Design datapath, start of the top module:
module datapath(output [6:0] display, days, output [3:0] segment, output am, pm, dblink, Sound, Vcc_out, input Next, Up, SetTime, SetAlarm, Snooze, Stop, Mute, Clr, Clk_sys);
Size: roughly 1500 cells after synthesis, roughly 220 flip-flops, roughly 32 I/O pins, roughly 14000 sq um of cells after synthesis.
clock: 4.68 ns
lec_check: 0
cap_margin: 0
core_aspect_ratio: 0.9
core_margin: 2
core_utilization: 72
cts_cluster_diameter: 192
cts_cluster_size: 19
max_routing_layer: met4
place_density: 0.35
setup_slack_margin: 1.2
slew_margin: 20
tns_end_percent: 5
run.sh (not shown) runs the stock make flow with config.mk's settings and CLKGATE_MAP_FILE=.
Then changed:
ABC_AREA = 1   (was unset)
CAP_MARGIN = 20   (was 0)
CORE_ASPECT_RATIO = 1.39   (was 0.9)
CTS_CLUSTER_DIAMETER = unset   (was 192)
CTS_CLUSTER_SIZE = 10   (was 19)
MAX_ROUTING_LAYER = unset   (was met4)
PLACE_DENSITY = unset   (was 0.35)
PLACE_DENSITY_LB_ADDON = 0.12   (was unset)
SETUP_SLACK_MARGIN = 1.38   (was 1.2)
TNS_END_PERCENT = unset   (was 5)
After rerunning: Clock skew came out lower by 0.014 ns. Total power grows by about a fifth. Global-route usage is higher by 6.3 points. Via count is higher by a quarter to a third. Die size increases by a few percent.
Then changed:
ABC_AREA = unset   (was 1)
CORE_ASPECT_RATIO = 0.87   (was 1.39)
CTS_CLUSTER_DIAMETER = 366   (was unset)
CTS_CLUSTER_SIZE = 28   (was 10)
PLACE_DENSITY = 0.35   (was unset)
PLACE_DENSITY_LB_ADDON = unset   (was 0.12)
SETUP_SLACK_MARGIN = 1.35   (was 1.38)
SLEW_MARGIN = 5   (was 20)
TNS_END_PERCENT = 15   (was unset)
- die size falls by 2.2%
- count of clock-buffer cells in the layout drops by 16
- critical path depth came out higher by 3
- final area fell by 3.9%
Then changed:
CAP_MARGIN = 0   (was 20)
CORE_ASPECT_RATIO = unset   (was 0.87)
CTS_CLUSTER_DIAMETER = unset   (was 366)
CTS_CLUSTER_SIZE = 19   (was 28)
PLACE_DENSITY = 0.36   (was 0.35)
SETUP_SLACK_MARGIN = 1.34   (was 1.35)
SLEW_MARGIN = 20   (was 5)
TNS_END_PERCENT = unset   (was 15)
Clock power grows by well over a third; global-route usage grows by 1.8 points; sequential share of layout area shrinks by 2.0 points; clock skew shrinks by 0.022 ns; area after synthesis is unchanged; utilization grows by 3.7 points; sequential power stays flat; final cell count grows by a few percent; combinational power grows by a few percent; wire length grows by a few percent.

---

== P ==
Starting RTL as in the previous note.
make LEC_CHECK=0 ABC_AREA=1 CAP_MARGIN=40 CORE_MARGIN=2 CORE_UTILIZATION=64 CTS_CLUSTER_SIZE=13 MAX_ROUTING_LAYER=met4 PLACE_DENSITY=0.47 SLEW_MARGIN=20 TNS_END_PERCENT=5 finish   # period 8.24 ns
Edits applied to the flow inputs when going from P to Q:
Settings: a deleted CTS_CLUSTER_SIZE that had been 13; a change of CAP_MARGIN from 40 to 5; a deleted TNS_END_PERCENT that had been 5; a deleted ABC_AREA that had been 1; a change of CORE_UTILIZATION from 64 to 40; an added HOLD_SLACK_MARGIN of 0.24; a deleted MAX_ROUTING_LAYER that had been met4; a deleted PLACE_DENSITY that had been 0.47; a change of the clock period (ns, I/O delays scaled along) from 8.24 to 20.0.
[summary]
STATUS relative slew slack: Q loses against P
Delta (Q minus P): global routing met1 resource utilization decreased 18 points, TritonCTS buffer count fell by about 4%.
Relative to P, the first-pass GRT wire length measured on Q has decreased by more than 10%.
P has a lower clock-buffer cell count than Q.
Comparing P and Q, the lower cell area after synthesis was measured on Q.
Higher non-clock buffer total of the final layout among P and Q: Q
In Q, part of the total power dissipated in combinational logic is lower than in P.
Clock distribution area overhead in the final layout (higher): P
Diff P -> Q | combinational fraction of the cell area | increase of 3.5 points

---

datapath again, from the RTL that the note above started with.
Settings: LEC_CHECK=0, CAP_MARGIN=35, CORE_ASPECT_RATIO=0.93, CORE_MARGIN=2, CORE_UTILIZATION=72, CTS_CLUSTER_DIAMETER=389, CTS_CLUSTER_SIZE=18, PLACE_DENSITY_LB_ADDON=0.0, SETUP_SLACK_MARGIN=1.2, SLEW_MARGIN=10; clock period 4.68 ns.
The starting point finished clean.
Next try:
CAP_MARGIN = 40   (was 35)
CORE_ASPECT_RATIO = 0.87   (was 0.93)
CTS_CLUSTER_DIAMETER = 27   (was 389)
CTS_CLUSTER_SIZE = 17   (was 18)
SETUP_SLACK_MARGIN = 1.35   (was 1.2)
SLEW_MARGIN = 20   (was 10)
Result:
- The changed run finished with timing, DRC and antenna clean
- final cell count grows by 4.2%
- die size stays flat
- final area grows by 9.3%
- worst hold slack gains 0.039 ns
- core utilization grows by 8.3 points
- global-route usage grows by 7.0 points
- power grows by 35%
- routed wire length grows by 20%
- via count grows by 13%
Next try:
CORE_ASPECT_RATIO = not set   (was 0.87)
CTS_CLUSTER_DIAMETER = 192   (was 27)
CTS_CLUSTER_SIZE = 19   (was 17)
PLACE_DENSITY_LB_ADDON = 0.01   (was 0.0)
SETUP_SLACK_MARGIN = 1.2   (was 1.35)
Outcome: Cell area is lower by 7.9%. Count of clock-buffer cells in the layout is lower by 42. Clock skew shrinks by 0.0089 ns.
Next try:
CAP_MARGIN = 15   (was 40)
CTS_CLUSTER_DIAMETER = not set   (was 192)
CTS_CLUSTER_SIZE = not set   (was 19)
PLACE_DENSITY_LB_ADDON = 0.0   (was 0.01)
SETUP_SLACK_MARGIN = 1.37   (was 1.2)
=> Maximum frequency goes up by 1.7%; global-route usage goes up by 1.7 points; clock skew goes down by 0.011 ns; via count goes up by 2.5%; sequential cell count is unchanged; non-clock buffer count goes up by 3; total power goes up by 9.6%; cell area goes up by 3.0%.
Next try:
CAP_MARGIN = 40   (was 15)
CTS_CLUSTER_SIZE = 19   (was not set)
PLACE_DENSITY_LB_ADDON = 0.28   (was 0.0)
SETUP_SLACK_MARGIN = 0.55   (was 1.37)
What happened: The new run completed with no timing, DRC or antenna violations; setup slack improves by 0.0047 ns; die size stays the same; flip-flop count stays the same; design area fell slightly; clock skew barely changes; global-route usage fell by 0.67 points; fmax is about the same; area after synthesis is unchanged; routed wire length fell slightly; critical path depth fell by 3; core utilization fell by 1.3 points.
Next try:
ABC_AREA = 1   (was not set)
CAP_MARGIN = 20   (was 40)
CTS_CLUSTER_SIZE = 10   (was 19)
PLACE_DENSITY = 0.39   (was not set)
PLACE_DENSITY_LB_ADDON = not set   (was 0.28)
SETUP_SLACK_MARGIN = 1.38   (was 0.55)
Result: The new run ran to the end with no violations. Cell area grows by 1.9%. Global-route usage increases by 1.9 points. Power went up by 6.0%. Sequential power falls by about 6%. Clock skew went up by 0.0074 ns. Setup slack gets better by 0.46 ns. Routed wire length goes up by 11%. Non-clock buffer count fell by 11. Die size grows by 2.2%. Clock power went down by 11%.
No activity file was given, so power comes from the tool's default toggle rates.
